Design top_button_handler, start of the top module:
module top_button_handler(
    input wire clk,
    input wire rst,
    input wire [3:0] btn,                
    input wire [3:0] sw_p,               
    input wire sw_au,                    
    input wire update_money,
    output reg [3:0] seg_0_data,         
    output reg [3:0] seg_1_data,         
    output reg [3:0] seg_2_data,         
    output reg [3:0] seg_3_data,          
    output wire rs, rw, en,
    output reg [3:0] led,
    output wire [7:0] data
);
Size in the first run: roughly 5300 cells after synthesis, ~470 flip-flops, roughly 0.038 mm^2 of cells after synthesis.
Settings: LEC_CHECK=0, ABC_AREA=1, CAP_MARGIN=20, CELL_PAD_IN_SITES_GLOBAL_PLACEMENT=0, CORE_ASPECT_RATIO=1.07, CORE_MARGIN=2, CORE_UTILIZATION=70, CTS_CLUSTER_DIAMETER=375, CTS_CLUSTER_SIZE=16, GPL_ROUTABILITY_DRIVEN=0, GPL_TIMING_DRIVEN=1, MAX_ROUTING_LAYER=met5, SETUP_SLACK_MARGIN=-0.95, SLEW_MARGIN=20, TNS_END_PERCENT=90; clock period 13.8 ns.
run.sh (not shown) runs the stock make flow with config.mk's settings and CLKGATE_MAP_FILE=.
The baseline finished but fails on setup timing.
Change:
- ABC_AREA: 1 -> 0
- CORE_ASPECT_RATIO: 1.07 -> 0.83
- CORE_UTILIZATION: 70 -> 72
- CTS_CLUSTER_DIAMETER: 375 -> default
- CTS_CLUSTER_SIZE: 16 -> 24
- PLACE_DENSITY_LB_ADDON: default -> 0.13
- SETUP_SLACK_MARGIN: -0.95 -> default
- clock period: 13.8 -> 9.97 ns (I/O delays scaled with it)
What happened: The new run aborted during global routing, error GRT-0232. Die size came out lower by a few percent. Synthesized cell count is lower by roughly a tenth. Synthesized area stays flat.
Change:
- ABC_AREA: 0 -> default
- CELL_PAD_IN_SITES_GLOBAL_PLACEMENT: 0 -> default
- CORE_ASPECT_RATIO: 0.83 -> default
- CORE_UTILIZATION: 72 -> 40
- CTS_CLUSTER_SIZE: 24 -> default
- GPL_TIMING_DRIVEN: 1 -> default
- MAX_ROUTING_LAYER: met5 -> default
- PLACE_DENSITY_LB_ADDON: 0.13 -> default
- SETUP_SLACK_MARGIN: default -> -1.78
- SLEW_MARGIN: 20 -> 15
- TNS_END_PERCENT: 90 -> default
- clock period: 9.97 -> 22.0 ns (I/O delays scaled with it)
The changed run completed without violations.
Synthesized cell count is unchanged.
Die size rises by 78%.
Area after synthesis does not change.
Change:
- ABC_AREA: default -> 1
- CORE_UTILIZATION: 40 -> 70
- CTS_CLUSTER_DIAMETER: default -> 379
- CTS_CLUSTER_SIZE: default -> 21
- GPL_ROUTABILITY_DRIVEN: 0 -> default
- SETUP_SLACK_MARGIN: -1.78 -> default
- SLEW_MARGIN: 15 -> 20
- clock period: 22.0 -> 15.3 ns (I/O delays scaled with it)
Outcome:
- This time the run ran to the end with violations: capacitance limit, slew limit, setup timing
- wire length rises by about 35%
- sequential cell count stays the same
- via count came out higher by about 24%
- critical path depth came out higher by 68
- clock-buffer cell count went down by 29


Starting RTL as in the previous note.
make LEC_CHECK=0 CAP_MARGIN=20 CORE_MARGIN=10 CORE_UTILIZATION=40 CTS_CLUSTER_DIAMETER=109 HOLD_SLACK_MARGIN=-0.09 PLACE_DENSITY_LB_ADDON=0.14 SLEW_MARGIN=20 finish   # period 25.5 ns
Then changed:
==> flow/config.mk (replaced) <==
export PLATFORM = sky130hd
export DESIGN_NAME = top_button_handler
export DESIGN_NICKNAME = top_button_handler
export VERILOG_FILES = /design/flow/design.v
export SDC_FILE = /design/flow/constraint.sdc
export NUM_CORES = 4
export LEC_CHECK = 0
export ABC_AREA = 1
export CAP_MARGIN = 15
export CORE_MARGIN = 2
export CORE_UTILIZATION = 72
export CTS_CLUSTER_DIAMETER = 263
export SLEW_MARGIN = 20
==> flow/constraint.sdc (replaced) <==
create_clock -name core_clock -period 17.0 [get_ports {clk}]
set_input_delay 3.4000 -clock core_clock [delete_from_list [all_inputs] [get_ports {clk}]]
set_output_delay 3.4000 -clock core_clock [all_outputs]
set_load 0.01 [all_outputs]
The changed run completed and failed the layout checks on negative setup slack.
First-iteration DRC count rises by about 100%.
Non-clock buffer count went up by 304.
Final cell count rose by 8.5%.
Then changed:
--- a/flow/config.mk
+++ b/flow/config.mk
@@ -7,7 +7,6 @@
 export LEC_CHECK = 0
-export ABC_AREA = 1
-export CAP_MARGIN = 15
+export CAP_MARGIN = 20
 export CORE_MARGIN = 2
-export CORE_UTILIZATION = 72
-export CTS_CLUSTER_DIAMETER = 263
+export CORE_UTILIZATION = 65
+export CTS_CLUSTER_DIAMETER = 267
 export SLEW_MARGIN = 20
==> flow/constraint.sdc (replaced) <==
create_clock -name core_clock -period 15.0 [get_ports {clk}]
set_input_delay 3.0000 -clock core_clock [delete_from_list [all_inputs] [get_ports {clk}]]
set_output_delay 3.0000 -clock core_clock [all_outputs]
set_load 0.01 [all_outputs]
Result: The new run produced a layout that fails on negative setup slack. Routed wire length went down by a few percent. Die area is higher by roughly a tenth. Cell area rose by a little under a tenth. Setup slack loses 2.0 ns.
Then changed:
--- a/flow/config.mk
+++ b/flow/config.mk
@@ -9,4 +9,3 @@
 export CORE_MARGIN = 2
-export CORE_UTILIZATION = 65
-export CTS_CLUSTER_DIAMETER = 267
+export CORE_UTILIZATION = 22
 export SLEW_MARGIN = 20
==> flow/constraint.sdc (replaced) <==
create_clock -name core_clock -period 21.0 [get_ports {clk}]
set_input_delay 4.2000 -clock core_clock [delete_from_list [all_inputs] [get_ports {clk}]]
set_output_delay 4.2000 -clock core_clock [all_outputs]
set_load 0.01 [all_outputs]
The new run finished clean.
Via count is lower by about 10%.
Critical path depth is lower by 12.
Cell count is higher by 15%.
Wire length is lower by 4.2%.
Worst setup slack gets better by 4.0 ns.
Global-route usage is lower by 25 points.
Synthesized area is unchanged.
Then changed:
--- a/flow/config.mk
+++ b/flow/config.mk
@@ -9,3 +9,4 @@
 export CORE_MARGIN = 2
-export CORE_UTILIZATION = 22
+export CORE_UTILIZATION = 40
+export SETUP_SLACK_MARGIN = 5.0
 export SLEW_MARGIN = 20
Outcome: Setup slack gets better by 1.5 ns. Final cell count drops by 12%. Clock skew climbs by 0.016 ns.
Then changed:
--- a/flow/config.mk
+++ b/flow/config.mk
@@ -10,3 +10,2 @@
 export CORE_UTILIZATION = 40
-export SETUP_SLACK_MARGIN = 5.0
 export SLEW_MARGIN = 20
==> flow/constraint.sdc (replaced) <==
create_clock -name core_clock -period 22.0 [get_ports {clk}]
set_input_delay 4.4000 -clock core_clock [delete_from_list [all_inputs] [get_ports {clk}]]
set_output_delay 4.4000 -clock core_clock [all_outputs]
set_load 0.01 [all_outputs]
The changed run ran to the end with no violations; worst hold slack improves by 0.0045 ns; sequential share of layout area climbs by 2.4 points; via count drops by 3.4%; routed wire length drops by 5.5%; worst setup slack degrades by 1.4 ns.
